==> trial 53 <==
// IOTDF
module IOTDF( clk, rst, in_en, iot_in, fn_sel, busy, valid, iot_out);
Settings: LEC_CHECK=0, CAP_MARGIN=0, CORE_ASPECT_RATIO=1.43, CORE_MARGIN=6, CORE_UTILIZATION=59, CTS_CLUSTER_DIAMETER=350, GPL_TIMING_DRIVEN=0, PLACE_DENSITY_LB_ADDON=0.03, SLEW_MARGIN=20, TNS_END_PERCENT=70; clock period 8.46 ns.
run.sh (not shown) runs the stock make flow with config.mk's settings and CLKGATE_MAP_FILE=.
==> build 44: changes against trial 53 <==
- CAP_MARGIN: 0 -> 20
- CORE_ASPECT_RATIO: 1.43 -> default
- CORE_MARGIN: 6 -> 2
- CORE_UTILIZATION: 59 -> 72
- CTS_CLUSTER_DIAMETER: 350 -> 373
- CTS_CLUSTER_SIZE: default -> 98
- GPL_TIMING_DRIVEN: 0 -> default
- PLACE_DENSITY: default -> 0.4
- PLACE_DENSITY_LB_ADDON: 0.03 -> default
- SETUP_SLACK_MARGIN: default -> 0.1
- TNS_END_PERCENT: 70 -> default
==> flow/constraint.sdc (replaced) <==
create_clock -name core_clock -period 3.66 [get_ports {clk}]
set_input_delay 0.7320 -clock core_clock [delete_from_list [all_inputs] [get_ports {clk}]]
set_output_delay 0.7320 -clock core_clock [all_outputs]
set_load 0.01 [all_outputs]
==> build 67: changes against trial 53 <==
- ABC_AREA: default -> 1
- CAP_MARGIN: 0 -> 20
- CORE_ASPECT_RATIO: 1.43 -> 0.5
- CORE_MARGIN: 6 -> 2
- CORE_UTILIZATION: 59 -> 72
- CTS_CLUSTER_DIAMETER: 350 -> 400
- CTS_CLUSTER_SIZE: default -> 100
- GPL_TIMING_DRIVEN: 0 -> default
- PLACE_DENSITY: default -> 0.39
- PLACE_DENSITY_LB_ADDON: 0.03 -> default
- SETUP_SLACK_MARGIN: default -> 0.32
- TNS_END_PERCENT: 70 -> default
==> flow/constraint.sdc (replaced) <==
create_clock -name core_clock -period 1.75 [get_ports {clk}]
set_input_delay 0.3500 -clock core_clock [delete_from_list [all_inputs] [get_ports {clk}]]
set_output_delay 0.3500 -clock core_clock [all_outputs]
set_load 0.01 [all_outputs]
==> results <==
| item | build 44 | build 67 | trial 53 |
|---|---|---|---|
| Die area | 45000 um^2 | 44600 um^2 | 58600 um^2 |
| Area fraction in compound gates after synthesis | 26.5% | 26.1% | 26.5% |
| Post-cts repair resize count | 258 | - | 0 |
| Status | did not finish | did not finish | did not finish |
| Stage where the flow stopped | 5_1_grt | 3_5_place_dp | 5_1_grt |
| Standard-cell rows | 76 | 53 | 100 |
| Cell area reported after detailed placement | 37800 um^2 | - | 33700 um^2 |
| Yosys stat cell total | 3366 | 4157 | 3366 |
| H-tree depth | 1 | - | 2 |
| Hold buffer count at cts | 0 | - | 0 |
| Most common cell in the netlist | sky130_fd_sc_hd__edfxtp_1 | sky130_fd_sc_hd__nand2_1 | sky130_fd_sc_hd__edfxtp_1 |
| Master cell of the clock root buffer | sky130_fd_sc_hd__clkbuf_16 | - | sky130_fd_sc_hd__clkbuf_16 |
| Area share of the leading cell type in the synthesized netlist | 37.4% | 37.9% | 37.4% |
| Die W | 212 um | 297 um | 204 um |
| Post-synthesis instance area | 31200 um^2 | 30800 um^2 | 31200 um^2 |
| Number of cells after detailed placement | 4306 | - | 4180 |

========
==> inputs of 12-27 <==
IOTDF again, from the RTL that the note above started with.
clock: 3.44 ns
lec_check: 0
abc_area: 0
cap_margin: 0
cell_pad_in_sites_detail_placement: 0
core_aspect_ratio: 0.53
core_margin: 2
core_utilization: 39
hold_slack_margin: -0.06
max_routing_layer: met4
place_density_lb_addon: 0.03
slew_margin: 20
tns_end_percent: 75
==> inputs of 05-13, as changes to 12-27 <==
--- a/flow/config.mk
+++ b/flow/config.mk
@@ -10,8 +10,8 @@
 export CELL_PAD_IN_SITES_DETAIL_PLACEMENT = 0
-export CORE_ASPECT_RATIO = 0.53
+export CORE_ASPECT_RATIO = 1.92
 export CORE_MARGIN = 2
-export CORE_UTILIZATION = 39
+export CORE_UTILIZATION = 61
+export CTS_CLUSTER_DIAMETER = 302
 export HOLD_SLACK_MARGIN = -0.06
 export MAX_ROUTING_LAYER = met4
-export PLACE_DENSITY_LB_ADDON = 0.03
 export SLEW_MARGIN = 20
==> flow/constraint.sdc (replaced) <==
create_clock -name core_clock -period 1.48 [get_ports {clk}]
set_input_delay 0.2960 -clock core_clock [delete_from_list [all_inputs] [get_ports {clk}]]
set_output_delay 0.2960 -clock core_clock [all_outputs]
set_load 0.01 [all_outputs]
==> inputs of 07-16, as changes to 12-27 <==
==> flow/config.mk (replaced) <==
export PLATFORM = sky130hd
export DESIGN_NAME = IOTDF
export DESIGN_NICKNAME = IOTDF
export VERILOG_FILES = /design/flow/design.v
export SDC_FILE = /design/flow/constraint.sdc
export NUM_CORES = 4
export LEC_CHECK = 0
export CAP_MARGIN = 20
export CORE_MARGIN = 2
export CORE_UTILIZATION = 44
export CTS_CLUSTER_DIAMETER = 400
export SETUP_SLACK_MARGIN = 0.1
export SLEW_MARGIN = 20
==> flow/constraint.sdc (replaced) <==
create_clock -name core_clock -period 3.27 [get_ports {clk}]
set_input_delay 0.6540 -clock core_clock [delete_from_list [all_inputs] [get_ports {clk}]]
set_output_delay 0.6540 -clock core_clock [all_outputs]
set_load 0.01 [all_outputs]
==> summary of the runs <==
- Between 07-16 and 12-27, the lower via count is in 07-16 (gap about 6.5%, measured against 12-27).
- Against 12-27, the routed wire length of 07-16 is lower by about 11%.
- 07-16 completed, yet does not pass: setup timing. 05-13 failed in 5_1_grt. 12-27 completed and failed the layout checks on setup timing.
- Against 12-27, the clock skew of 07-16 is lower by 0.014 ns.
- Non-clock buffer count: 12-27 is higher than 07-16 (36).
==> figures <==
metric                                                      07-16                     12-27                      05-13
DR DRC count                                                    0                         0                          -
Worst Path Required                                       3.64 ns                   3.92 ns                          -
Final-layout setup total negative slack                -688.63 ns                -716.88 ns                          -
Result of the run                        finished with violations  finished with violations  aborted with a tool error
Failing step                                                    -                         -                    5_1_grt
Layout check failures                                setup timing              setup timing                          -
Non-filler instance count after layout                      5,105                     5,282                          -
Setup CP Type                                register to register      register to register                          -
Worst hold slack across all endpoints                    0.479 ns                  0.498 ns                          -
Placed insts                                                4,964                     5,084                      4,777
Logic area                                             19,000 µm²                19,300 µm²                          -
Reg area                                               12,000 µm²                12,000 µm²                          -
